--- design.v ---
module dff(out_a, in_a, clk);
	parameter bitwidth = 8;
	input signed[bitwidth - 1:0]in_a;
	input clk;
	output signed[bitwidth - 1:0]out_a;
	reg signed[bitwidth - 1:0]out_a;
	always@(posedge clk)
		out_a <= in_a;
 endmodule
module mul(out, in_c, in_a);
	input signed[7:0] in_a, in_c;
	output signed[13:0] out;
	wire signed[15:0]sum;
	assign sum = in_a * in_c;
	assign out = sum[15:2];
endmodule
module adder(sum, a, b, c, d);
	parameter bitwidth = 14;
	input signed[bitwidth - 1:0]a, b, c, d;
	output signed[bitwidth + 1:0]sum;
	assign sum = a + b + c + d;
endmodule
module total_fir(total_out, x_in, clk);
	input clk;
	input signed[7:0]x_in;
	output signed[15:0]total_out;
	wire signed[7:0]c0 = 8'b0_0010001;
	wire signed[7:0]c1 = 8'b1_1010111;
	wire signed[7:0]c2 = 8'b0_0011000;
	wire signed[7:0]c3 = 8'b1_1000110;
	wire signed[7:0]c4 = 8'b1_0001100;
	wire signed[7:0]c5 = 8'b0_1010110;
	wire signed[7:0]c6 = 8'b1_0011010;
	wire signed[7:0]c7 = 8'b0_0111010;
	wire signed[7:0]c8 = 8'b1_1110000;
	wire signed[7:0]c9 = 8'b0_1111111;
	wire signed[7:0]c10 = 8'b0_0001111;
	wire signed[7:0]c11 = 8'b1_1110111;
	wire signed[7:0]c12 = 8'b1_1101011;
	wire signed[7:0]c13 = 8'b1_0110110;
	wire signed[7:0]c14 = 8'b1_0111100;
	wire signed[7:0]c15 = 8'b1_1010000;
	wire signed[7:0]in_a;
	wire signed[7:0]d1_eigh_out, d2_eigh_out, d3_eigh_out, d4_eigh_out, d5_eigh_out, d6_eigh_out,
					d7_eigh_out, d8_eigh_out, d9_eigh_out, d10_eigh_out, d11_eigh_out, d12_eigh_out,
					d13_eigh_out, d14_eigh_out, d15_eigh_out, d16_eigh_out;
	wire signed[13:0]m1_out, m2_out, m3_out, m4_out, m5_out, m6_out, m7_out, m8_out, m9_out, m10_out,
					m11_out, m12_out, m13_out, m14_out, m15_out, m16_out; 
	wire signed[13:0]d1_fort_out, d2_fort_out, d3_fort_out,  d4_fort_out, d5_fort_out, d6_fort_out,
					d7_fort_out, d8_fort_out, d9_fort_out, d10_fort_out, d11_fort_out, d12_fort_out,
					d13_fort_out, d14_fort_out, d15_fort_out, d16_fort_out;
	wire signed[15:0]a1_out, a2_out, a3_out, a4_out;
	wire signed[15:0]d1_sixt_out, d2_sixt_out, d3_sixt_out, d4_sixt_out;
	wire signed[17:0]total_tmp, a5_out;
	assign in_a = x_in;
	dff #(8) dff_1_eigh( .out_a(d1_eigh_out), .in_a(in_a), .clk(clk) );
	mul mul_1( .out(m1_out), .in_c(c15), .in_a(d1_eigh_out) );
	dff #(14) dff_1_fort( .out_a(d1_fort_out), .in_a(m1_out), .clk(clk) );
	dff #(8) dff_2_eigh( .out_a(d2_eigh_out), .in_a(d1_eigh_out), .clk(clk) );
	mul mul_2( .out(m2_out), .in_c(c14), .in_a(d2_eigh_out) );
	dff #(14) dff_2_fort( .out_a(d2_fort_out), .in_a(m2_out), .clk(clk) );
	dff #(8) dff_3_eigh( .out_a(d3_eigh_out), .in_a(d2_eigh_out), .clk(clk) );
	mul mul_3( .out(m3_out), .in_c(c13), .in_a(d3_eigh_out) );
	dff #(14) dff_3_fort( .out_a(d3_fort_out), .in_a(m3_out), .clk(clk) );
	dff #(8) dff_4_eigh( .out_a(d4_eigh_out), .in_a(d3_eigh_out), .clk(clk) );
	mul mul_4( .out(m4_out), .in_c(c12), .in_a(d4_eigh_out) );
	dff #(14) dff_4_fort( .out_a(d4_fort_out), .in_a(m4_out), .clk(clk) );
	adder #(14) adder_1( .sum(a1_out), .a(d1_fort_out), .b(d2_fort_out), .c(d3_fort_out), .d(d4_fort_out) );
	dff #(16) dff_1_sixt( .out_a(d1_sixt_out), .in_a(a1_out), .clk(clk) );
	dff #(8) dff_5_eigh( .out_a(d5_eigh_out), .in_a(d4_eigh_out), .clk(clk) );
	mul mul_5( .out(m5_out), .in_c(c11), .in_a(d5_eigh_out) );
	dff #(14) dff_5_fort( .out_a(d5_fort_out), .in_a(m5_out), .clk(clk) );
	dff #(8) dff_6_eigh( .out_a(d6_eigh_out), .in_a(d5_eigh_out), .clk(clk) );
	mul mul_6( .out(m6_out), .in_c(c10), .in_a(d6_eigh_out) );
	dff #(14) dff_6_fort( .out_a(d6_fort_out), .in_a(m6_out), .clk(clk) );
	dff #(8) dff_7_eigh( .out_a(d7_eigh_out), .in_a(d6_eigh_out), .clk(clk) );
	mul mul_7( .out(m7_out), .in_c(c9), .in_a(d7_eigh_out) );
	dff #(14) dff_7_fort( .out_a(d7_fort_out), .in_a(m7_out), .clk(clk) );
	dff #(8) dff_8_eigh( .out_a(d8_eigh_out), .in_a(d7_eigh_out), .clk(clk) );
	mul mul_8( .out(m8_out), .in_c(c8), .in_a(d8_eigh_out) );
	dff #(14) dff_8_fort( .out_a(d8_fort_out), .in_a(m8_out), .clk(clk) );
	adder #(14) adder_2( .sum(a2_out), .a(d5_fort_out), .b(d6_fort_out), .c(d7_fort_out), .d(d8_fort_out) );
	dff #(16) dff_2_sixt( .out_a(d2_sixt_out), .in_a(a2_out), .clk(clk) );
	dff #(8) dff_9_eigh( .out_a(d9_eigh_out), .in_a(d8_eigh_out), .clk(clk) );
	mul mul_9( .out(m9_out), .in_c(c7), .in_a(d9_eigh_out) );
	dff #(14) dff_9_fort( .out_a(d9_fort_out), .in_a(m9_out), .clk(clk) );
	dff #(8) dff_10_eigh( .out_a(d10_eigh_out), .in_a(d9_eigh_out), .clk(clk) );
	mul mul_10( .out(m10_out), .in_c(c6), .in_a(d10_eigh_out) );
	dff #(14) dff_10_fort( .out_a(d10_fort_out), .in_a(m10_out), .clk(clk) );
	dff #(8) dff_11_eigh( .out_a(d11_eigh_out), .in_a(d10_eigh_out), .clk(clk) );
	mul mul_11( .out(m11_out), .in_c(c5), .in_a(d11_eigh_out) );
	dff #(14) dff_11_fort( .out_a(d11_fort_out), .in_a(m11_out), .clk(clk) );
	dff #(8) dff_12_eigh( .out_a(d12_eigh_out), .in_a(d11_eigh_out), .clk(clk) );
	mul mul_12( .out(m12_out), .in_c(c4), .in_a(d12_eigh_out) );
	dff #(14) dff_12_fort( .out_a(d12_fort_out), .in_a(m12_out), .clk(clk) );
	adder #(14) adder_3( .sum(a3_out), .a(d9_fort_out), .b(d10_fort_out), .c(d11_fort_out), .d(d12_fort_out) );
	dff #(16) dff_3_sixt( .out_a(d3_sixt_out), .in_a(a3_out), .clk(clk) );
	dff #(8) dff_13_eigh( .out_a(d13_eigh_out), .in_a(d12_eigh_out), .clk(clk) );
	mul mul_13( .out(m13_out), .in_c(c3), .in_a(d13_eigh_out) );
	dff #(14) dff_13_fort( .out_a(d13_fort_out), .in_a(m13_out), .clk(clk) );
	dff #(8) dff_14_eigh( .out_a(d14_eigh_out), .in_a(d13_eigh_out), .clk(clk) );
	mul mul_14( .out(m14_out), .in_c(c2), .in_a(d14_eigh_out) );
	dff #(14) dff_14_fort( .out_a(d14_fort_out), .in_a(m14_out), .clk(clk) );
	dff #(8) dff_15_eigh( .out_a(d15_eigh_out), .in_a(d14_eigh_out), .clk(clk) );
	mul mul_15( .out(m15_out), .in_c(c1), .in_a(d15_eigh_out) );
	dff #(14) dff_15_fort( .out_a(d15_fort_out), .in_a(m15_out), .clk(clk) );
	dff #(8) dff_16_eigh( .out_a(d16_eigh_out), .in_a(d15_eigh_out), .clk(clk) );
	mul mul_16( .out(m16_out), .in_c(c0), .in_a(d16_eigh_out) );
	dff #(14) dff_16_fort( .out_a(d16_fort_out), .in_a(m16_out), .clk(clk) );
	adder #(14) adder_4( .sum(a4_out), .a(d13_fort_out), .b(d14_fort_out), .c(d15_fort_out), .d(d16_fort_out) );
	dff #(16) dff_4_sixt( .out_a(d4_sixt_out), .in_a(a4_out), .clk(clk) );
	adder #(16) adder_5( .sum(a5_out), .a(d1_sixt_out), .b(d2_sixt_out), .c(d3_sixt_out), .d(d4_sixt_out) );
	dff #(18) dff_eighteen( .out_a(total_tmp), .in_a(a5_out), .clk(clk) );
	assign total_out = total_tmp[17:2];
endmodule
--- run.sh ---
#!/bin/bash
# the make line also repeats each setting of config.mk as NAME=value (left out here)
make -C /OpenROAD-flow-scripts/flow DESIGN_CONFIG=/design/flow/config.mk WORK_HOME=/design/flow/orfs CLKGATE_MAP_FILE= finish
--- config.mk ---
export PLATFORM = sky130hd
export DESIGN_NAME = total_fir
export DESIGN_NICKNAME = total_fir
export VERILOG_FILES = /design/flow/design.v
export SDC_FILE = /design/flow/constraint.sdc
export NUM_CORES = 4
export LEC_CHECK = 0
export CAP_MARGIN = 20
export CELL_PAD_IN_SITES_GLOBAL_PLACEMENT = 1
export CORE_MARGIN = 4
export CORE_UTILIZATION = 72
export GPL_ROUTABILITY_DRIVEN = 0
export GPL_TIMING_DRIVEN = 1
export PLACE_DENSITY_LB_ADDON = 0.27
export SETUP_SLACK_MARGIN = -0.21
export SLEW_MARGIN = 20
--- constraint.sdc ---
create_clock -name core_clock -period 3.4 [get_ports {clk}]
set_input_delay 0.6800 -clock core_clock [delete_from_list [all_inputs] [get_ports {clk}]]
set_output_delay 0.6800 -clock core_clock [all_outputs]
set_load 0.01 [all_outputs]
==> impl_metrics.prom, run 1 <==
# HELP chip_impl_metric Yosys and OpenROAD flow results
# TYPE chip_impl_metric gauge
chip_impl_info{name="synth.top_cells.by_area",value="dfxtp_1 26%, ha_1 23%, fa_1 18%"} 1
chip_impl_metric{name="final_area",unit="um^2"} 39100
chip_impl_info{name="root_buffer",value="clkbuf_16"} 1
chip_impl_metric{name="grt_overflow",unit=""} 0
chip_impl_metric{name="design.core.area",unit="um^2"} 42000
chip_impl_info{name="check_fail_reasons",value="negative setup slack"} 1
chip_impl_metric{name="timing.hold.worst_path_depth",unit=""} 0
chip_impl_metric{name="max-slew-margin-rel",unit="%"} 56.4
chip_impl_metric{name="synth_area",unit="um^2"} 30700
chip_impl_metric{name="first_global_vias",unit=""} 26200
chip_impl_metric{name="numSynthFlops",unit=""} 403
chip_impl_metric{name="num-fill-cells",unit=""} 1295
chip_impl_metric{name="finalWirelength",unit="um"} 103000
chip_impl_metric{name="worstRegToRegCells",unit=""} 17
chip_impl_metric{name="number_of_cells_in_the_design_after_placement",unit=""} 4001
chip_impl_metric{name="tritoncts_num_sinks",unit=""} 403
chip_impl_info{name="worstPathCellList",value="ha_1, and3_1, a21boi_1, a21boi_2, buf_4, o21ai_0, a21oi_1, xnor2_1, fa_1, inv_1, ha_2, nand2_1, nor2_1, a2111oi_2, a221oi_2, o21ai_2, a31oi_2"} 1
chip_impl_metric{name="warnings",unit=""} 81
chip_impl_metric{name="vias_per_cell",unit=""} 6.45
chip_impl_info{name="ys_top_cells_by_count",value="617 x inv_1, 576 x ha_1, 403 x dfxtp_1"} 1
chip_impl_metric{name="clock_latency",unit="ns"} 0.60
chip_impl_info{name="worstHoldStart",value="dff_14_eigh.out_a[0]"} 1
chip_impl_metric{name="maxClockFrequency",unit="GHz"} 0.240
chip_impl_metric{name="place.port_buffers",unit=""} 24
chip_impl_metric{name="ys_chip_area",unit="um^2"} 30700
chip_impl_metric{name="top_area_share",unit="%"} 26.3
chip_impl_metric{name="layout.nets",unit=""} 4415
chip_impl_info{name="synth_top_flop_cell",value="dfxtp_1"} 1
chip_impl_info{name="synth.most_common_cell",value="inv_1"} 1
chip_impl_metric{name="edf_count",unit=""} 0
chip_impl_metric{name="timing.final.max_slew_violations",unit=""} 0
chip_impl_info{name="worst_r2r_endpoint",value="dff_eighteen.out_a[16]"} 1
chip_impl_metric{name="chip_area",unit="um^2"} 46000
chip_impl_metric{name="die_w",unit="um"} 215
chip_impl_info{name="yosys.area.top_type",value="dfxtp_1"} 1
chip_impl_metric{name="dp_hpwl",unit="um"} 58200
chip_impl_metric{name="cap_violations",unit=""} 0
chip_impl_metric{name="critPathMaxStageDelay",unit="ns"} 0.50
chip_impl_metric{name="path_clk_slew",unit="ns"} 0.06
chip_impl_info{name="crit_path_top_delay_cell",value="fa_1"} 1
chip_impl_info{name="critical_path.endpoint_type",value="flip-flop"} 1
chip_impl_metric{name="grt_first_pass_wirelength",unit="um"} 132000
chip_impl_metric{name="tritoncts_buffer_count",unit=""} 44
chip_impl_metric{name="critical_path.n_buffers_inverters",unit=""} 2
chip_impl_metric{name="mux_share",unit="%"} 0.232
chip_impl_metric{name="worst_ep_arrival_time",unit="ns"} 4.67
chip_impl_metric{name="grt_max_degree",unit=""} 15
chip_impl_metric{name="wl_per_cell",unit="um"} 25.0
chip_impl_metric{name="worst_hold_slack_across_all_endpoints",unit="ns"} 0.362
chip_impl_info{name="crit_type",value="flip-flop to flip-flop"} 1
chip_impl_metric{name="clock_path_buffers",unit=""} 3
chip_impl_info{name="crit_path_end",value="dff_eighteen.out_a[16]"} 1
chip_impl_metric{name="worst_pin_slew",unit="ns"} 0.653
chip_impl_metric{name="std_cell_rows",unit=""} 75
chip_impl_metric{name="drtPass1Iterations",unit=""} 6
chip_impl_metric{name="via_count",unit=""} 26600
chip_impl_metric{name="clock_tree.htree_level_count",unit=""} 2
chip_impl_info{name="status",value="finished with violations"} 1
chip_impl_metric{name="async_reset_ff_share",unit="%"} 0
chip_impl_metric{name="initCoreUtil",unit="%"} 73.1
chip_impl_info{name="cts_tree",value="done"} 1
chip_impl_metric{name="crit_cells",unit=""} 17
chip_impl_info{name="timing.hold.worst_endpoint",value="dff_15_eigh.out_a[0]"} 1
chip_impl_metric{name="reg2reg_slack",unit="ns"} -0.77
chip_impl_info{name="rsz0062_at_grt",value="yes"} 1
chip_impl_metric{name="timing.final.setup_violations",unit=""} 99
chip_impl_metric{name="layoutNonFillerInstCount",unit=""} 4124
chip_impl_info{name="worst_hold_path_type",value="flip-flop to flip-flop"} 1
chip_impl_metric{name="detailedRoute.firstIterationViolations",unit=""} 2799
chip_impl_metric{name="fa_ha_area_share",unit="%"} 41.6
chip_impl_metric{name="io_pins",unit=""} 25
chip_impl_metric{name="ys_sh_aoi",unit="%"} 10.2
chip_impl_metric{name="dieHeight",unit="um"} 215
chip_impl_info{name="sort_of_element_at_the_start_of_the_critical_path",value="flip-flop"} 1
chip_impl_metric{name="antenna_left",unit=""} 0
chip_impl_metric{name="layout-area-overhead-vs-synth",unit="%"} 27.1
chip_impl_info{name="synth.logic.top_family",value="adder cells"} 1
chip_impl_info{name="path_delay_family",value="AND-OR/OR-AND gates"} 1
chip_impl_metric{name="timing.critical_path.required",unit="ns"} 3.89
chip_impl_metric{name="fin_skew",unit="ns"} 0.0196
chip_impl_metric{name="instance_count_of_the_mapped_netlist",unit=""} 3070
chip_impl_metric{name="fin_crit_sh",unit="%"} 123
chip_impl_metric{name="report.final.hold_viol_count",unit=""} 0
chip_impl_metric{name="synth.net_count",unit=""} 3934
chip_impl_metric{name="final.min_clock_period",unit="ns"} 4.17
chip_impl_metric{name="grt_antenna_before_repair",unit=""} 4
chip_impl_metric{name="post_synth_and_or_nand_nor_area_fraction",unit="%"} 6.92
chip_impl_metric{name="distinct_lib_cells_used",unit=""} 67
chip_impl_metric{name="layout_setup_ws",unit="ns"} -0.774
chip_impl_info{name="critical_path.startpoint",value="dff_1_sixt.out_a[6]"} 1
chip_impl_metric{name="combinational_gate_area",unit="um^2"} 22700
chip_impl_info{name="regToRegStartpoint",value="dff_1_sixt.out_a[6]"} 1
chip_impl_metric{name="xor_share",unit="%"} 7.01
chip_impl_metric{name="dpl-instance-area",unit="um^2"} 34600
chip_impl_metric{name="register_area",unit="um^2"} 8180
chip_impl_metric{name="yosys_cells",unit=""} 3070
chip_impl_metric{name="ys_warn_count",unit=""} 4
chip_impl_metric{name="grtUsageTotal",unit="%"} 35.3
chip_impl_metric{name="seq_area_frac_synth",unit="%"} 26.3
chip_impl_metric{name="crit_fanout",unit=""} 6
chip_impl_metric{name="synth.avg_cell_area",unit="um^2"} 10.0
chip_impl_metric{name="route.detailed.drc",unit=""} 0
==> timing repair <==
item,4_1_cts,5_1_grt
endpoints found under the setup margin,54,79
gates resized,193,318
setup buffers,34,38
pin swaps,143,266
endpoints found under the hold margin,0,0
hold buffers,0,0
==> final cells by class <==
cell class | count | area share, %
well taps | 539 | 1.73
repair buffers | 448 | 8.97
multi-input cells | 2037 | 58.2
inverters | 617 | 5.99
clock buffers | 60 | 3.31
flip-flops and latches | 403 | 20.9
diodes | 1 | 0.00641
clock inverters | 19 | 0.820
==> routing by layer <==
metal / vias up / track usage [%] / share of wire [%]
li1: 11100 / - / -
met1: 12800 / 42.3 / 35
met2: 1938 / 63.6 / 48
met3: 784 / 5.19 / 8.7
met4: 0 / 14.7 / 8.7
met5: - / 0 / 0
==> through the flow <==
step                      setup TNS, ns  utilization, %  setup WS, ns
after CTS                        -13.03            88.8        -0.372
after global placement           -11.34            82.4        -0.396
after floorplan                   -5.62               -        -0.318
final                            -26.62            92.9        -0.774
after detailed placement         -19.16            82.4        -0.602
after global routing             -34.46            92.9        -0.864
==> run 2, diff against run 1 <==
ABC_AREA = 1   (was default)
CAP_MARGIN = 5   (was 20)
CELL_PAD_IN_SITES_GLOBAL_PLACEMENT = default   (was 1)
CORE_MARGIN = 2   (was 4)
CTS_CLUSTER_DIAMETER = 265   (was default)
GPL_ROUTABILITY_DRIVEN = default   (was 0)
GPL_TIMING_DRIVEN = default   (was 1)
PLACE_DENSITY = 0.64   (was default)
PLACE_DENSITY_LB_ADDON = default   (was 0.27)
SETUP_SLACK_MARGIN = default   (was -0.21)
clock period = 3.14 ns   (was 3.4 ns; I/O delays follow)
==> run 2 against run 1 <==
  * The run now fails in global routing (5_1_grt)
  * Synthesized cell count rose by 21%
  * Synthesized area rose by 5.0%
  * Die area rose by 1.0%
==> impl_metrics.prom, run 2 <==
# HELP chip_impl_metric Yosys and OpenROAD flow results
# TYPE chip_impl_metric gauge
chip_impl_metric{name="top_area_share",unit="%"} 25.0
chip_impl_metric{name="numSynthFlops",unit=""} 403
chip_impl_metric{name="grtUsageTotal",unit="%"} 74.8
chip_impl_metric{name="ys_warn_count",unit=""} 4
chip_impl_info{name="flow.first_error",value="[ERROR GRT-0232] Routing congestion too high. Check the congestion heatmap in the GUI."} 1
chip_impl_metric{name="clock_path_buffers",unit=""} 3
chip_impl_metric{name="dieHeight",unit="um"} 216
chip_impl_metric{name="edf_count",unit=""} 0
chip_impl_info{name="ys_top_cells_by_count",value="836 x inv_1, 671 x nand2_1, 576 x ha_1"} 1
chip_impl_metric{name="mux_share",unit="%"} 0
chip_impl_metric{name="post_synth_and_or_nand_nor_area_fraction",unit="%"} 14.1
chip_impl_info{name="root_buffer",value="clkbuf_16"} 1
chip_impl_info{name="synth_top_flop_cell",value="dfxtp_1"} 1
chip_impl_metric{name="synth.net_count",unit=""} 4589
chip_impl_metric{name="seq_area_frac_synth",unit="%"} 25.0
chip_impl_metric{name="tritoncts_num_sinks",unit=""} 403
chip_impl_metric{name="synth.avg_cell_area",unit="um^2"} 8.66
chip_impl_metric{name="std_cell_rows",unit=""} 77
chip_impl_metric{name="instance_count_of_the_mapped_netlist",unit=""} 3725
chip_impl_metric{name="initCoreUtil",unit="%"} 72.9
chip_impl_metric{name="synth_area",unit="um^2"} 32200
chip_impl_info{name="synth.logic.top_family",value="adder cells"} 1
chip_impl_info{name="synth.most_common_cell",value="inv_1"} 1
chip_impl_metric{name="tritoncts_buffer_count",unit=""} 45
chip_impl_metric{name="ys_sh_aoi",unit="%"} 6.08
chip_impl_metric{name="clock_tree.htree_level_count",unit=""} 2
chip_impl_metric{name="fa_ha_area_share",unit="%"} 39.7
chip_impl_metric{name="ys_chip_area",unit="um^2"} 32200
chip_impl_info{name="stop_stage",value="global routing (5_1_grt)"} 1
chip_impl_metric{name="die_w",unit="um"} 216
chip_impl_metric{name="distinct_lib_cells_used",unit=""} 38
chip_impl_metric{name="gp_congestion",unit=""} 0.945
chip_impl_metric{name="xor_share",unit="%"} 5.32
chip_impl_metric{name="io_pins",unit=""} 25
chip_impl_metric{name="yosys_cells",unit=""} 3725
chip_impl_metric{name="grt_overflow",unit=""} 120
chip_impl_metric{name="dp_hpwl",unit="um"} 64600
chip_impl_info{name="synth.top_cells.by_area",value="dfxtp_1 25%, ha_1 22%, fa_1 17%"} 1
chip_impl_info{name="status",value="aborted with a tool error"} 1
chip_impl_metric{name="chip_area",unit="um^2"} 46500
chip_impl_metric{name="detailedPlace.worstSlack",unit="ns"} -0.504
chip_impl_info{name="yosys.area.top_type",value="dfxtp_1"} 1
chip_impl_metric{name="async_reset_ff_share",unit="%"} 0
chip_impl_metric{name="design.core.area",unit="um^2"} 44200
chip_impl_metric{name="place.port_buffers",unit=""} 24
-- run 2: metal layers --
layer,track usage (%),GRT overflow
met4,76.7,56
met3,59.4,3
met5,36.3,0
met2,93.7,60
met1,71.4,1
-- run 2: stage by stage --
stage | setup TNS, ns | instance area (um^2) | instances
after detailed placement | -10.78 | 35700 | 4627
after CTS | -5.76 | 38900 | 4740
after global placement | -6.01 | 35700 | 4627
after floorplan | -3.36 | 32600 | 3725
-- run 2: repair_timing --
item / CTS
pin swaps: 159
resized: 297
setup endpoints to repair: 95
hold buffers: 0
buffers inserted: 33
==> run 3, diff against run 2 <==
ABC_AREA = default   (was 1)
CAP_MARGIN = 20   (was 5)
CTS_CLUSTER_DIAMETER = default   (was 265)
PLACE_DENSITY = default   (was 0.64)
PLACE_DENSITY_LB_ADDON = 0.26   (was default)
clock period = 3.77 ns   (was 3.14 ns; I/O delays follow)
==> run 3 against run 2 <==
  * The layout now fails its checks (negative setup slack)
  * Synthesized cell count decreased by 18%
  * Die area is 4.6% lower
  * Synthesized area shrank 4.7%
==> impl_metrics.prom, run 3 <==
# HELP chip_impl_metric Yosys and OpenROAD flow results
# TYPE chip_impl_metric gauge
chip_impl_info{name="worst_r2r_endpoint",value="dff_3_fort.out_a[12]"} 1
chip_impl_metric{name="chip_area",unit="um^2"} 44300
chip_impl_info{name="worst_hold_path_type",value="flip-flop to flip-flop"} 1
chip_impl_metric{name="grtUsageTotal",unit="%"} 32.2
chip_impl_metric{name="grt_max_degree",unit=""} 15
chip_impl_metric{name="grt_overflow",unit=""} 0
chip_impl_metric{name="worst_pin_slew",unit="ns"} 0.730
chip_impl_metric{name="io_pins",unit=""} 25
chip_impl_metric{name="synth_area",unit="um^2"} 30700
chip_impl_info{name="synth_top_flop_cell",value="dfxtp_1"} 1
chip_impl_metric{name="critPathMaxStageDelay",unit="ns"} 0.56
chip_impl_info{name="sort_of_element_at_the_start_of_the_critical_path",value="flip-flop"} 1
chip_impl_metric{name="dp_hpwl",unit="um"} 52500
chip_impl_metric{name="drtPass1Iterations",unit=""} 6
chip_impl_metric{name="dpl-instance-area",unit="um^2"} 32800
chip_impl_metric{name="timing.final.max_slew_violations",unit=""} 0
chip_impl_metric{name="cts-hold-fix-buffers",unit=""} 0
chip_impl_metric{name="crit_fanout",unit=""} 6
chip_impl_metric{name="fin_crit_sh",unit="%"} 106
chip_impl_metric{name="seq_area_frac_synth",unit="%"} 26.3
chip_impl_info{name="check_fail_reasons",value="negative setup slack"} 1
chip_impl_info{name="worstPathCellList",value="buf_4, ha_1, fa_1, inv_1, fa_1, fa_1, inv_1, ha_2, a21oi_1, nor2b_1, o21ai_0, nand2b_1, a31oi_1, xnor2_1"} 1
chip_impl_metric{name="route.detailed.drc",unit=""} 0
chip_impl_metric{name="first_global_vias",unit=""} 24000
chip_impl_metric{name="via_count",unit=""} 22800
chip_impl_metric{name="layoutNonFillerInstCount",unit=""} 3886
chip_impl_metric{name="cap_violations",unit=""} 0
chip_impl_metric{name="fa_ha_area_share",unit="%"} 41.6
chip_impl_info{name="crit_path_end",value="dff_3_fort.out_a[12]"} 1
chip_impl_metric{name="instance_count_of_the_mapped_netlist",unit=""} 3070
chip_impl_metric{name="clock_tree.htree_level_count",unit=""} 2
chip_impl_info{name="crit_path_top_delay_cell",value="fa_1"} 1
chip_impl_metric{name="final.min_clock_period",unit="ns"} 3.99
chip_impl_metric{name="tritoncts_buffer_count",unit=""} 45
chip_impl_metric{name="report.final.hold_viol_count",unit=""} 0
chip_impl_metric{name="yosys_cells",unit=""} 3070
chip_impl_metric{name="tritoncts_num_sinks",unit=""} 403
chip_impl_metric{name="vias_per_cell",unit=""} 5.87
chip_impl_metric{name="ys_warn_count",unit=""} 4
chip_impl_metric{name="design.core.area",unit="um^2"} 42000
chip_impl_metric{name="final_area",unit="um^2"} 35900
chip_impl_metric{name="std_cell_rows",unit=""} 75
chip_impl_metric{name="gp_congestion",unit=""} 0.878
chip_impl_metric{name="numSynthFlops",unit=""} 403
chip_impl_metric{name="grt_first_pass_wirelength",unit="um"} 115000
chip_impl_info{name="synth.most_common_cell",value="inv_1"} 1
chip_impl_metric{name="detailedRoute.firstIterationViolations",unit=""} 1502
chip_impl_metric{name="number_of_cells_in_the_design_after_placement",unit=""} 3771
chip_impl_metric{name="grt_antenna_before_repair",unit=""} 1
chip_impl_metric{name="timing.critical_path.required",unit="ns"} 4.28
chip_impl_info{name="synth.top_cells.by_area",value="dfxtp_1 26%, ha_1 23%, fa_1 18%"} 1
chip_impl_metric{name="clock_path_buffers",unit=""} 3
chip_impl_metric{name="top_area_share",unit="%"} 26.3
chip_impl_info{name="path_delay_family",value="adder cells"} 1
chip_impl_metric{name="ys_sh_aoi",unit="%"} 10.2
chip_impl_info{name="crit_path_frequent_cell",value="fa_1"} 1
chip_impl_metric{name="worstRegToRegCells",unit=""} 14
chip_impl_metric{name="distinct_lib_cells_used",unit=""} 67
chip_impl_info{name="critical_path.endpoint_type",value="flip-flop"} 1
chip_impl_info{name="cts_tree",value="done"} 1
chip_impl_metric{name="max-slew-margin-rel",unit="%"} 50.8
chip_impl_metric{name="critical_path.n_buffers_inverters",unit=""} 3
chip_impl_metric{name="warnings",unit=""} 78
chip_impl_info{name="synth.logic.top_family",value="adder cells"} 1
chip_impl_metric{name="place.port_buffers",unit=""} 24
chip_impl_metric{name="async_reset_ff_share",unit="%"} 0
chip_impl_metric{name="dieHeight",unit="um"} 211
chip_impl_metric{name="xor_share",unit="%"} 7.01
chip_impl_info{name="root_buffer",value="clkbuf_16"} 1
chip_impl_info{name="ys_top_cells_by_count",value="617 x inv_1, 576 x ha_1, 403 x dfxtp_1"} 1
chip_impl_metric{name="layout.nets",unit=""} 4177
chip_impl_metric{name="setup-tns-final",unit="ns"} -0.879
chip_impl_info{name="critical_path.startpoint",value="dff_3_eigh.out_a[5]"} 1
chip_impl_metric{name="clock_latency",unit="ns"} 0.58
chip_impl_metric{name="wl_per_cell",unit="um"} 19.7
chip_impl_metric{name="edf_count",unit=""} 0
chip_impl_metric{name="synth.net_count",unit=""} 3934
chip_impl_metric{name="maxClockFrequency",unit="GHz"} 0.250
chip_impl_metric{name="path_clk_slew",unit="ns"} 0.06
chip_impl_metric{name="number_of_inserted_diodes",unit=""} 0
chip_impl_metric{name="crit_cells",unit=""} 14
chip_impl_info{name="worstHoldStart",value="dff_14_eigh.out_a[0]"} 1
chip_impl_metric{name="timing.hold.worst_path_depth",unit=""} 0
chip_impl_metric{name="mux_share",unit="%"} 0.232
chip_impl_metric{name="fin_skew",unit="ns"} 0.0227
chip_impl_info{name="status",value="finished with violations"} 1
chip_impl_metric{name="worst_hold_slack_across_all_endpoints",unit="ns"} 0.364
chip_impl_metric{name="reg2reg_slack",unit="ns"} -0.22
chip_impl_metric{name="synth.avg_cell_area",unit="um^2"} 10.0
chip_impl_metric{name="layout-area-overhead-vs-synth",unit="%"} 17.0
chip_impl_info{name="yosys.area.top_type",value="dfxtp_1"} 1
chip_impl_info{name="timing.hold.worst_endpoint",value="dff_15_eigh.out_a[0]"} 1
chip_impl_info{name="regToRegStartpoint",value="dff_3_eigh.out_a[5]"} 1
chip_impl_info{name="crit_type",value="flip-flop to flip-flop"} 1
chip_impl_info{name="rsz0062_at_grt",value="yes"} 1
chip_impl_metric{name="timing.final.setup_violations",unit=""} 13
chip_impl_metric{name="layout_setup_ws",unit="ns"} -0.225
chip_impl_metric{name="die_w",unit="um"} 211
chip_impl_metric{name="post_synth_and_or_nand_nor_area_fraction",unit="%"} 6.92
chip_impl_metric{name="worst_ep_arrival_time",unit="ns"} 4.50
chip_impl_metric{name="antenna_left",unit=""} 0
chip_impl_metric{name="initCoreUtil",unit="%"} 73.1
chip_impl_metric{name="num-fill-cells",unit=""} 2000
chip_impl_metric{name="finalWirelength",unit="um"} 76400
chip_impl_metric{name="ys_chip_area",unit="um^2"} 30700
## run 3: through the flow
step	utilization, %	setup WS (ns)
after CTS	82.7	0.000767
final	85.5	-0.225
after detailed placement	77.9	-0.202
after global placement	77.9	-0.150
after floorplan	-	-0.0314
after global routing	85.5	-0.314
## run 3: final cells by class
cell class                 instances  area (um^2)  area share, %
timing repair buffer             209         1650           4.59
tap                              539          674           1.88
sequential                       403         8140           22.7
inverter                         617         2330           6.48
multi-input combinational       2037        21500           59.8
clock buffer                      59         1290           3.60
clock inverter                    22          345          0.961
## run 3: routing by layer
metal | vias up | wire length (um) | GRT usage [%]
met5 | - | 0 | 0
met4 | 0 | 3740 | 13.3
met3 | 293 | 3660 | 4.38
met2 | 808 | 39600 | 59.6
met1 | 11100 | 29400 | 37.3
li1 | 10600 | - | -
## run 3: repair_timing
action | 4_1_cts | 5_1_grt
gates resized | 93 | 210
hold endpoints to repair | 0 | 0
pin swaps | 35 | 160
endpoints found under the setup margin | 35 | 52
buffers inserted | 7 | 27
==> run 4, diff against run 3 <==
CAP_MARGIN = 25   (was 20)
CELL_PAD_IN_SITES_GLOBAL_PLACEMENT = 1   (was default)
CORE_UTILIZATION = 17   (was 72)
GPL_ROUTABILITY_DRIVEN = 0   (was default)
HOLD_SLACK_MARGIN = 0.05   (was default)
PLACE_DENSITY_LB_ADDON = default   (was 0.26)
TNS_END_PERCENT = 60   (was default)
clock period = 5.0 ns   (was 3.77 ns; I/O delays follow)
==> run 4 against run 3 <==
  * Now clean on timing, DRC and antenna
  * Wire length down 15%
  * First-iteration DRC count decreased by 54%
  * Highest routed layer unchanged
==> impl_metrics.prom, run 4 <==
# HELP chip_impl_metric Yosys and OpenROAD flow results
# TYPE chip_impl_metric gauge
chip_impl_metric{name="num-fill-cells",unit=""} 19700
chip_impl_metric{name="grt_max_degree",unit=""} 25
chip_impl_metric{name="io_pins",unit=""} 25
chip_impl_metric{name="cap_violations",unit=""} 0
chip_impl_metric{name="number_of_inserted_diodes",unit=""} 0
chip_impl_metric{name="tritoncts_buffer_count",unit=""} 52
chip_impl_metric{name="timing.final.max_slew_violations",unit=""} 0
chip_impl_metric{name="critPathMaxStageDelay",unit="ns"} 0.65
chip_impl_metric{name="worst_ep_arrival_time",unit="ns"} 4.93
chip_impl_metric{name="post_cts_resized",unit=""} 0
chip_impl_metric{name="maxClockFrequency",unit="GHz"} 0.227
chip_impl_metric{name="critical_path.n_buffers_inverters",unit=""} 0
chip_impl_metric{name="fa_ha_area_share",unit="%"} 41.6
chip_impl_info{name="path_delay_family",value="AND-OR/OR-AND gates"} 1
chip_impl_metric{name="std_cell_rows",unit=""} 156
chip_impl_info{name="rsz0062_at_grt",value="no"} 1
chip_impl_metric{name="post_synth_and_or_nand_nor_area_fraction",unit="%"} 6.92
chip_impl_metric{name="clock_latency",unit="ns"} 0.64
chip_impl_metric{name="layout-area-overhead-vs-synth",unit="%"} 16.5
chip_impl_metric{name="async_reset_ff_share",unit="%"} 0
chip_impl_metric{name="mux_share",unit="%"} 0.232
chip_impl_metric{name="cts-hold-fix-buffers",unit=""} 0
chip_impl_metric{name="finalWirelength",unit="um"} 64800
chip_impl_metric{name="layout.nets",unit=""} 4007
chip_impl_metric{name="ys_chip_area",unit="um^2"} 30700
chip_impl_metric{name="timing.final.setup_violations",unit=""} 0
chip_impl_metric{name="initCoreUtil",unit="%"} 17.1
chip_impl_metric{name="path_clk_slew",unit="ns"} 0.06
chip_impl_info{name="worstHoldStart",value="dff_14_eigh.out_a[0]"} 1
chip_impl_info{name="worstPathCellList",value="ha_1, fa_1, a21o_1, a21o_1, a21oi_1, o211ai_1, a21oi_1, xnor2_1, fa_1, ha_1, and2_1, nand2_1, a2111oi_0, o21ai_0, nor3b_1"} 1
chip_impl_metric{name="max-slew-margin-rel",unit="%"} 45.2
chip_impl_metric{name="crit_fanout",unit=""} 7
chip_impl_metric{name="warnings",unit=""} 76
chip_impl_metric{name="grt_first_pass_wirelength",unit="um"} 109000
chip_impl_metric{name="final.min_clock_period",unit="ns"} 4.41
chip_impl_metric{name="synth_area",unit="um^2"} 30700
chip_impl_metric{name="edf_count",unit=""} 0
chip_impl_metric{name="first_global_vias",unit=""} 20800
chip_impl_metric{name="yosys_cells",unit=""} 3070
chip_impl_info{name="crit_path_top_delay_cell",value="a2111oi_0"} 1
chip_impl_metric{name="cts_post_setup_buffers_inserted",unit=""} 0
chip_impl_info{name="critical_path.startpoint",value="dff_11_eigh.out_a[1]"} 1
chip_impl_metric{name="distinct_lib_cells_used",unit=""} 67
chip_impl_info{name="synth_top_flop_cell",value="dfxtp_1"} 1
chip_impl_metric{name="reg2reg_slack",unit="ns"} 0.59
chip_impl_metric{name="ys_warn_count",unit=""} 4
chip_impl_info{name="status",value="finished clean"} 1
chip_impl_metric{name="dp_hpwl",unit="um"} 54000
chip_impl_info{name="yosys.area.top_type",value="dfxtp_1"} 1
chip_impl_metric{name="numSynthFlops",unit=""} 403
chip_impl_metric{name="seq_area_frac_synth",unit="%"} 26.3
chip_impl_metric{name="drtPass1Iterations",unit=""} 5
chip_impl_metric{name="setup-tns-final",unit="ns"} 0
chip_impl_metric{name="synth.net_count",unit=""} 3934
chip_impl_metric{name="worstRegToRegCells",unit=""} 15
chip_impl_metric{name="die_w",unit="um"} 429
chip_impl_info{name="worst_r2r_endpoint",value="dff_3_sixt.out_a[15]"} 1
chip_impl_info{name="synth.most_common_cell",value="inv_1"} 1
chip_impl_metric{name="instance_count_of_the_mapped_netlist",unit=""} 3070
chip_impl_info{name="sort_of_element_at_the_start_of_the_critical_path",value="flip-flop"} 1
chip_impl_metric{name="timing.critical_path.required",unit="ns"} 5.52
chip_impl_info{name="regToRegStartpoint",value="dff_11_eigh.out_a[1]"} 1
chip_impl_metric{name="fin_skew",unit="ns"} 0.0293
chip_impl_metric{name="wl_per_cell",unit="um"} 11.7
chip_impl_metric{name="tritoncts_num_sinks",unit=""} 403
chip_impl_metric{name="worst_pin_slew",unit="ns"} 0.801
chip_impl_metric{name="place.port_buffers",unit=""} 24
chip_impl_metric{name="crit_cells",unit=""} 15
chip_impl_info{name="ys_top_cells_by_count",value="617 x inv_1, 576 x ha_1, 403 x dfxtp_1"} 1
chip_impl_info{name="critical_path.endpoint_type",value="flip-flop"} 1
chip_impl_metric{name="grt_antenna_before_repair",unit=""} 1
chip_impl_info{name="synth.top_cells.by_area",value="dfxtp_1 26%, ha_1 23%, fa_1 18%"} 1
chip_impl_metric{name="detailedRoute.firstIterationViolations",unit=""} 685
chip_impl_metric{name="design.core.area",unit="um^2"} 180000
chip_impl_info{name="root_buffer",value="clkbuf_16"} 1
chip_impl_metric{name="fin_crit_sh",unit="%"} 88.3
chip_impl_metric{name="timing.hold.worst_path_depth",unit=""} 0
chip_impl_metric{name="report.final.hold_viol_count",unit=""} 0
chip_impl_info{name="synth.logic.top_family",value="adder cells"} 1
chip_impl_metric{name="xor_share",unit="%"} 7.01
chip_impl_metric{name="antenna_left",unit=""} 0
chip_impl_metric{name="grt_overflow",unit=""} 0
chip_impl_metric{name="clock_tree.htree_level_count",unit=""} 2
chip_impl_metric{name="chip_area",unit="um^2"} 184000
chip_impl_metric{name="grtUsageTotal",unit="%"} 7.28
chip_impl_metric{name="via_count",unit=""} 19700
chip_impl_metric{name="ys_sh_aoi",unit="%"} 10.2
chip_impl_metric{name="synth.avg_cell_area",unit="um^2"} 10.0
chip_impl_info{name="timing.hold.worst_endpoint",value="dff_15_eigh.out_a[0]"} 1
chip_impl_info{name="crit_type",value="flip-flop to flip-flop"} 1
chip_impl_info{name="cts_tree",value="done"} 1
chip_impl_info{name="crit_path_end",value="dff_3_sixt.out_a[15]"} 1
chip_impl_info{name="worst_hold_path_type",value="flip-flop to flip-flop"} 1
chip_impl_metric{name="route.detailed.drc",unit=""} 0
chip_impl_metric{name="vias_per_cell",unit=""} 3.54
chip_impl_metric{name="top_area_share",unit="%"} 26.3
chip_impl_metric{name="dieHeight",unit="um"} 429
chip_impl_metric{name="clock_path_buffers",unit=""} 3
==> run 4: layout make-up <==
class	instances	area [um^2]	share of cell area, %
Timing Repair Buffer	32	300	0.839
Clock inverter	32	419	1.17
Clock buffer	65	1430	4.00
Multi-Input combinational cell	2037	20300	56.7
Inverter	617	2320	6.47
Sequential cell	403	8070	22.5
Tap cell	2370	2970	8.29
==> run 4: per-stage QoR <==
| stage | area [um^2] | hold WS (ns) | instances | util (%) | setup WS (ns) |
|---|---|---|---|---|---|
| 2_1_floorplan | 30700 | 0.331 | 3070 | - | 0.471 |
| 3_3_place_gp | 33900 | 0.356 | 5459 | 18.8 | 0.640 |
| 3_5_place_dp | 33900 | 0.354 | 5459 | 18.8 | 0.611 |
| 4_1_cts | 35800 | 0.357 | 5556 | 19.9 | 0.567 |
| 5_1_grt | 35800 | 0.372 | 5556 | 19.9 | 0.126 |
| 6_report | 35800 | 0.357 | 5556 | 19.9 | 0.587 |
==> run 4: routing by layer <==
layer  global-route usage, %  part of all wire [%]  vias to the layer above
met5                       0                     0                        -
met4                    1.67                   1.9                        0
met3                    1.18                   2.8                       71
met2                    12.4                    47                      161
met1                    9.56                    48                     9245
li1                        -                     -                    10200
==> run 5, diff against run 4 <==
ABC_AREA = 0   (was default)
CAP_MARGIN = 0   (was 25)
CELL_PAD_IN_SITES_GLOBAL_PLACEMENT = default   (was 1)
CORE_UTILIZATION = 72   (was 17)
CTS_CLUSTER_DIAMETER = 265   (was default)
GPL_ROUTABILITY_DRIVEN = default   (was 0)
HOLD_SLACK_MARGIN = default   (was 0.05)
MAX_ROUTING_LAYER = met4   (was default)
PLACE_DENSITY = 0.65   (was default)
SETUP_SLACK_MARGIN = 0.95   (was default)
TNS_END_PERCENT = 5   (was 60)
clock period = 3.44 ns   (was 5.0 ns; I/O delays follow)
==> run 5 against run 4 <==
  * Synthesized area unchanged
  * Die area down 76%
  * The flow now stops in global routing (5_1_grt)
  * Synthesized cell count unchanged
==> impl_metrics.prom, run 5 <==
# HELP chip_impl_metric Yosys and OpenROAD flow results
# TYPE chip_impl_metric gauge
chip_impl_info{name="status",value="aborted with a tool error"} 1
chip_impl_info{name="stop_stage",value="global routing (5_1_grt)"} 1
chip_impl_metric{name="tritoncts_buffer_count",unit=""} 46
chip_impl_metric{name="ys_sh_aoi",unit="%"} 10.2
chip_impl_metric{name="tritoncts_num_sinks",unit=""} 403
chip_impl_metric{name="dieHeight",unit="um"} 211
chip_impl_metric{name="distinct_lib_cells_used",unit=""} 67
chip_impl_metric{name="dpl-instance-area",unit="um^2"} 34400
chip_impl_metric{name="chip_area",unit="um^2"} 44300
chip_impl_info{name="synth.most_common_cell",value="inv_1"} 1
chip_impl_metric{name="edf_count",unit=""} 0
chip_impl_metric{name="clock_tree.htree_level_count",unit=""} 2
chip_impl_metric{name="initCoreUtil",unit="%"} 73.1
chip_impl_info{name="synth.top_cells.by_area",value="dfxtp_1 26%, ha_1 23%, fa_1 18%"} 1
chip_impl_metric{name="dp_hpwl",unit="um"} 56700
chip_impl_metric{name="detailedPlace.worstSlack",unit="ns"} -0.529
chip_impl_metric{name="post_synth_and_or_nand_nor_area_fraction",unit="%"} 6.92
chip_impl_metric{name="cts-hold-fix-buffers",unit=""} 0
chip_impl_metric{name="synth.net_count",unit=""} 3934
chip_impl_metric{name="synth_area",unit="um^2"} 30700
chip_impl_metric{name="clock_path_buffers",unit=""} 3
chip_impl_metric{name="numSynthFlops",unit=""} 403
chip_impl_info{name="synth.logic.top_family",value="adder cells"} 1
chip_impl_metric{name="place.port_buffers",unit=""} 24
chip_impl_info{name="root_buffer",value="clkbuf_16"} 1
chip_impl_metric{name="mux_share",unit="%"} 0.232
chip_impl_metric{name="fa_ha_area_share",unit="%"} 41.6
chip_impl_metric{name="design.core.area",unit="um^2"} 42000
chip_impl_metric{name="yosys_cells",unit=""} 3070
chip_impl_metric{name="seq_area_frac_synth",unit="%"} 26.3
chip_impl_metric{name="instance_count_of_the_mapped_netlist",unit=""} 3070
chip_impl_metric{name="number_of_cells_in_the_design_after_placement",unit=""} 3979
chip_impl_metric{name="synth.avg_cell_area",unit="um^2"} 10.0
chip_impl_metric{name="xor_share",unit="%"} 7.01
chip_impl_metric{name="ys_chip_area",unit="um^2"} 30700
chip_impl_metric{name="ys_warn_count",unit=""} 4
chip_impl_info{name="synth_top_flop_cell",value="dfxtp_1"} 1
chip_impl_info{name="ys_top_cells_by_count",value="617 x inv_1, 576 x ha_1, 403 x dfxtp_1"} 1
chip_impl_info{name="yosys.area.top_type",value="dfxtp_1"} 1
chip_impl_metric{name="std_cell_rows",unit=""} 75
chip_impl_metric{name="gp_congestion",unit=""} 0.921
chip_impl_metric{name="io_pins",unit=""} 25
chip_impl_metric{name="top_area_share",unit="%"} 26.3
chip_impl_metric{name="async_reset_ff_share",unit="%"} 0
chip_impl_metric{name="die_w",unit="um"} 211
## run 5: timing repair
action / 4_1_cts
setup buffers: 20
pin swaps: 332
setup endpoints to repair: 181
gates resized: 496
## run 5: per-stage QoR
step,hold WS (ns),util [%]
floorplan,0.331,-
global placement,0.361,81.8
detailed placement,0.360,81.8
CTS,0.365,91.4
==> run 6, diff against run 5 <==
ABC_AREA = 1   (was 0)
CAP_MARGIN = 20   (was 0)
CORE_UTILIZATION = 70   (was 72)
CTS_CLUSTER_DIAMETER = 215   (was 265)
CTS_CLUSTER_SIZE = 32   (was default)
MAX_ROUTING_LAYER = default   (was met4)
PLACE_DENSITY = default   (was 0.65)
PLACE_DENSITY_LB_ADDON = 0.14   (was default)
SETUP_SLACK_MARGIN = 0.7   (was 0.95)
TNS_END_PERCENT = 40   (was 5)
clock period = 2.4 ns   (was 3.44 ns; I/O delays follow)
==> run 6 against run 5 <==
  * The flow again stops in global routing (5_1_grt)
  * Synthesized area up 5.0%
  * Synthesized cell count up 21%
  * Die area up 7.8%
==> impl_metrics.prom, run 6 <==
# HELP chip_impl_metric Yosys and OpenROAD flow results
# TYPE chip_impl_metric gauge
chip_impl_info{name="status",value="aborted with a tool error"} 1
chip_impl_info{name="stop_stage",value="global routing (5_1_grt)"} 1
chip_impl_info{name="flow.first_error",value="[ERROR DPL-0038] Utilization greater than 100%, impossible to legalize"} 1
chip_impl_metric{name="post_synth_and_or_nand_nor_area_fraction",unit="%"} 14.1
chip_impl_info{name="synth.most_common_cell",value="inv_1"} 1
chip_impl_metric{name="dpl-instance-area",unit="um^2"} 39500
chip_impl_info{name="synth.logic.top_family",value="adder cells"} 1
chip_impl_metric{name="initCoreUtil",unit="%"} 71.0
chip_impl_info{name="root_buffer",value="clkbuf_16"} 1
chip_impl_metric{name="tritoncts_num_sinks",unit=""} 403
chip_impl_metric{name="numSynthFlops",unit=""} 403
chip_impl_metric{name="chip_area",unit="um^2"} 47800
chip_impl_metric{name="fa_ha_area_share",unit="%"} 39.7
chip_impl_metric{name="ys_chip_area",unit="um^2"} 32200
chip_impl_metric{name="ys_warn_count",unit=""} 4
chip_impl_metric{name="std_cell_rows",unit=""} 78
chip_impl_metric{name="place.port_buffers",unit=""} 24
chip_impl_metric{name="ys_sh_aoi",unit="%"} 6.08
chip_impl_metric{name="edf_count",unit=""} 0
chip_impl_metric{name="clock_tree.htree_level_count",unit=""} 1
chip_impl_metric{name="xor_share",unit="%"} 5.32
chip_impl_info{name="yosys.area.top_type",value="dfxtp_1"} 1
chip_impl_metric{name="distinct_lib_cells_used",unit=""} 38
chip_impl_metric{name="instance_count_of_the_mapped_netlist",unit=""} 3725
chip_impl_info{name="synth_top_flop_cell",value="dfxtp_1"} 1
chip_impl_metric{name="dieHeight",unit="um"} 219
chip_impl_metric{name="top_area_share",unit="%"} 25.0
chip_impl_metric{name="async_reset_ff_share",unit="%"} 0
chip_impl_metric{name="seq_area_frac_synth",unit="%"} 25.0
chip_impl_metric{name="clock_path_buffers",unit=""} 3
chip_impl_metric{name="synth.avg_cell_area",unit="um^2"} 8.66
chip_impl_metric{name="die_w",unit="um"} 219
chip_impl_metric{name="dp_hpwl",unit="um"} 73900
chip_impl_metric{name="io_pins",unit=""} 25
chip_impl_info{name="synth.top_cells.by_area",value="dfxtp_1 25%, ha_1 22%, fa_1 17%"} 1
chip_impl_metric{name="design.core.area",unit="um^2"} 45400
chip_impl_metric{name="synth.net_count",unit=""} 4589
chip_impl_metric{name="mux_share",unit="%"} 0
chip_impl_metric{name="synth_area",unit="um^2"} 32200
chip_impl_metric{name="gp_congestion",unit=""} 0.911
chip_impl_metric{name="tritoncts_buffer_count",unit=""} 16
chip_impl_metric{name="number_of_cells_in_the_design_after_placement",unit=""} 4941
chip_impl_info{name="ys_top_cells_by_count",value="836 x inv_1, 671 x nand2_1, 576 x ha_1"} 1
chip_impl_metric{name="yosys_cells",unit=""} 3725
## run 6: metrics by stage
step | setup slack [ns] | hold WS (ns) | util, % | setup TNS (ns)
global placement | -1.21 | 0.340 | 87.1 | -88.36
floorplan | -1.31 | 0.331 | - | -52.81
detailed placement | -1.28 | 0.349 | 87.1 | -106.96
CTS | -1.26 | 0.348 | 94.6 | -100.52
## run 6: timing repair
action                                  CTS
pin swaps                               330
buffers inserted                         47
hold buffers                              0
gates resized                           570
endpoints found under the setup margin  242
==> run 7, diff against run 6 <==
ABC_AREA = default   (was 1)
CORE_UTILIZATION = 65   (was 70)
CTS_CLUSTER_DIAMETER = default   (was 215)
CTS_CLUSTER_SIZE = default   (was 32)
PLACE_DENSITY_LB_ADDON = default   (was 0.14)
SETUP_SLACK_MARGIN = 0.55   (was 0.7)
TNS_END_PERCENT = default   (was 40)
clock period = 3.86 ns   (was 2.4 ns; I/O delays follow)
==> run 7 against run 6 <==
  * Now clean on timing, DRC and antenna
  * Synthesized area down 4.7%
  * Die area up 2.6%
  * Synthesized cell count down 18%
==> impl_metrics.prom, run 7 <==
# HELP chip_impl_metric Yosys and OpenROAD flow results
# TYPE chip_impl_metric gauge
chip_impl_info{name="crit_path_top_delay_cell",value="fa_1"} 1
chip_impl_metric{name="instance_count_of_the_mapped_netlist",unit=""} 3070
chip_impl_metric{name="antenna_left",unit=""} 0
chip_impl_metric{name="tritoncts_buffer_count",unit=""} 46
chip_impl_info{name="worstPathCellList",value="ha_4, inv_2, fa_2, nor2b_2, o31a_1, o21ai_2, buf_4, a31oi_4, buf_6, xor2_2, fa_1, ha_4, a21o_1, a21o_4, a2111oi_4, nand2b_1, o21ai_1, a31oi_1"} 1
chip_impl_metric{name="tritoncts_num_sinks",unit=""} 403
chip_impl_metric{name="num-fill-cells",unit=""} 2560
chip_impl_metric{name="distinct_lib_cells_used",unit=""} 67
chip_impl_metric{name="io_pins",unit=""} 25
chip_impl_metric{name="layout-area-overhead-vs-synth",unit="%"} 26.7
chip_impl_metric{name="met1Wirelength",unit="um"} 31900
chip_impl_info{name="root_buffer",value="clkbuf_16"} 1
chip_impl_info{name="critical_path.startpoint",value="dff_1_sixt.out_a[0]"} 1
chip_impl_info{name="critical_path.endpoint_type",value="flip-flop"} 1
chip_impl_metric{name="dr_wl_met3",unit="um"} 3040
chip_impl_metric{name="combinational_gate_area",unit="um^2"} 23900
chip_impl_metric{name="fa_ha_area_share",unit="%"} 41.6
chip_impl_metric{name="critPathMaxStageDelay",unit="ns"} 0.48
chip_impl_metric{name="report.final.hold_viol_count",unit=""} 0
chip_impl_info{name="synth.top_cells.by_area",value="dfxtp_1 26%, ha_1 23%, fa_1 18%"} 1
chip_impl_info{name="synth.most_common_cell",value="inv_1"} 1
chip_impl_metric{name="yosys_cells",unit=""} 3070
chip_impl_metric{name="cts-hold-fix-buffers",unit=""} 0
chip_impl_metric{name="max-slew-margin-rel",unit="%"} 55.3
chip_impl_metric{name="setup-tns-final",unit="ns"} 0
chip_impl_metric{name="routed-wl-met2",unit="um"} 36700
chip_impl_metric{name="maxClockFrequency",unit="GHz"} 0.264
chip_impl_metric{name="final.min_clock_period",unit="ns"} 3.79
chip_impl_metric{name="xor_share",unit="%"} 7.01
chip_impl_metric{name="grt_antenna_before_repair",unit=""} 0
chip_impl_metric{name="worst_ep_arrival_time",unit="ns"} 4.27
chip_impl_metric{name="grtUsageTotal",unit="%"} 29.0
chip_impl_metric{name="warnings",unit=""} 81
chip_impl_metric{name="drtPass1Iterations",unit=""} 6
chip_impl_metric{name="number_of_inserted_diodes",unit=""} 0
chip_impl_metric{name="grt_overflow",unit=""} 0
chip_impl_metric{name="worst_pin_slew",unit="ns"} 0.664
chip_impl_metric{name="clock_latency",unit="ns"} 0.59
chip_impl_metric{name="synth.net_count",unit=""} 3934
chip_impl_metric{name="timing.final.max_slew_violations",unit=""} 0
chip_impl_metric{name="cap_violations",unit=""} 0
chip_impl_metric{name="reg2reg_slack",unit="ns"} 0.07
chip_impl_metric{name="post_synth_and_or_nand_nor_area_fraction",unit="%"} 6.92
chip_impl_metric{name="synth_area",unit="um^2"} 30700
chip_impl_metric{name="gp_congestion",unit=""} 0.884
chip_impl_info{name="highest-signal-layer",value="met4"} 1
chip_impl_metric{name="std_cell_rows",unit=""} 79
chip_impl_info{name="crit_path_frequent_cell",value="ha_4"} 1
chip_impl_metric{name="crit_fanout",unit=""} 3
chip_impl_info{name="worst_hold_path_type",value="flip-flop to flip-flop"} 1
chip_impl_metric{name="detailedRoute.firstIterationViolations",unit=""} 1146
chip_impl_metric{name="grt_max_degree",unit=""} 15
chip_impl_metric{name="numSynthFlops",unit=""} 403
chip_impl_metric{name="timing.hold.worst_path_depth",unit=""} 0
chip_impl_metric{name="place.port_buffers",unit=""} 24
chip_impl_info{name="synth.logic.top_family",value="adder cells"} 1
chip_impl_metric{name="initCoreUtil",unit="%"} 66.0
chip_impl_metric{name="route.detailed.drc",unit=""} 0
chip_impl_metric{name="die_w",unit="um"} 221
chip_impl_info{name="sort_of_element_at_the_start_of_the_critical_path",value="flip-flop"} 1
chip_impl_info{name="rsz0062_at_grt",value="yes"} 1
chip_impl_metric{name="finalCoreUtilization",unit="%"} 83.6
chip_impl_metric{name="register_area",unit="um^2"} 8290
chip_impl_metric{name="mux_share",unit="%"} 0.232
chip_impl_info{name="worstHoldStart",value="dff_14_eigh.out_a[0]"} 1
chip_impl_info{name="worst_r2r_endpoint",value="dff_eighteen.out_a[16]"} 1
chip_impl_metric{name="fin_crit_sh",unit="%"} 98.2
chip_impl_metric{name="dp_hpwl",unit="um"} 52400
chip_impl_info{name="ys_top_cells_by_count",value="617 x inv_1, 576 x ha_1, 403 x dfxtp_1"} 1
chip_impl_metric{name="layout_setup_ws",unit="ns"} 0.0682
chip_impl_metric{name="seq_area_frac_synth",unit="%"} 26.3
chip_impl_metric{name="design.core.area",unit="um^2"} 46600
chip_impl_metric{name="finalWirelength",unit="um"} 73700
chip_impl_metric{name="vias_per_cell",unit=""} 5.51
chip_impl_metric{name="clock_path_buffers",unit=""} 3
chip_impl_metric{name="async_reset_ff_share",unit="%"} 0
chip_impl_info{name="cts_tree",value="done"} 1
chip_impl_metric{name="ys_warn_count",unit=""} 4
chip_impl_metric{name="top_area_share",unit="%"} 26.3
chip_impl_info{name="regToRegStartpoint",value="dff_1_sixt.out_a[0]"} 1
chip_impl_info{name="timing.hold.worst_endpoint",value="dff_15_eigh.out_a[0]"} 1
chip_impl_metric{name="timing.critical_path.required",unit="ns"} 4.34
chip_impl_metric{name="fin_skew",unit="ns"} 0.0223
chip_impl_info{name="yosys.area.top_type",value="dfxtp_1"} 1
chip_impl_info{name="synth_top_flop_cell",value="dfxtp_1"} 1
chip_impl_metric{name="timing.final.setup_violations",unit=""} 0
chip_impl_metric{name="detailedPlace.worstSlack",unit="ns"} -0.0520
chip_impl_metric{name="synth.avg_cell_area",unit="um^2"} 10.0
chip_impl_metric{name="critical_path.n_buffers_inverters",unit=""} 3
chip_impl_metric{name="ys_sh_aoi",unit="%"} 10.2
chip_impl_metric{name="dieHeight",unit="um"} 221
chip_impl_info{name="crit_path_end",value="dff_eighteen.out_a[16]"} 1
chip_impl_metric{name="edf_count",unit=""} 0
chip_impl_metric{name="clock_tree.htree_level_count",unit=""} 2
chip_impl_metric{name="first_global_vias",unit=""} 23100
chip_impl_metric{name="via_count",unit=""} 22000
chip_impl_metric{name="path_clk_slew",unit="ns"} 0.06
chip_impl_metric{name="layout.nets",unit=""} 4208
chip_impl_metric{name="crit_cells",unit=""} 18
chip_impl_metric{name="ys_chip_area",unit="um^2"} 30700
chip_impl_info{name="path_delay_family",value="AND-OR/OR-AND gates"} 1
chip_impl_metric{name="wl_per_cell",unit="um"} 18.5
chip_impl_info{name="crit_type",value="flip-flop to flip-flop"} 1
chip_impl_metric{name="grt_first_pass_wirelength",unit="um"} 116000
chip_impl_metric{name="worstRegToRegCells",unit=""} 18
chip_impl_metric{name="chip_area",unit="um^2"} 49000
chip_impl_info{name="status",value="finished clean"} 1
==> run 7: final cells by class <==
type / count / area share (%)
Clock buffer: 60 / 3.28
Clock inverter: 26 / 0.881
Inverter: 617 / 6.09
Multi-Input combinational cell: 2037 / 61.5
Sequential cell: 403 / 21.3
Tap cell: 607 / 1.95
Timing Repair Buffer: 239 / 5.03
==> run 7: what timing repair did <==
action | 4_1_cts | 5_1_grt
endpoints found under the hold margin | 0 | 0
setup endpoints to repair | 83 | 90
resized | 310 | 341
pin swaps | 235 | 284
buffers inserted | 105 | 78
cloned | 0 | 0
==> run 7: per-stage QoR <==
step	instance area [um^2]	std cells	hold WS (ns)
global route	38900	3989	0.363
detailed placement	32700	3720	0.360
finish	38900	3989	0.350
CTS	36700	3911	0.354
floorplan	31600	3070	0.331
global placement	32700	3720	0.350
==> run 7: per-layer routing <==
layer  vias up  track usage, %
met3       136            4.02
met2       461            50.3
met1     10800            38.4
met5         -               0
met4         0            7.21
li1      10600               -
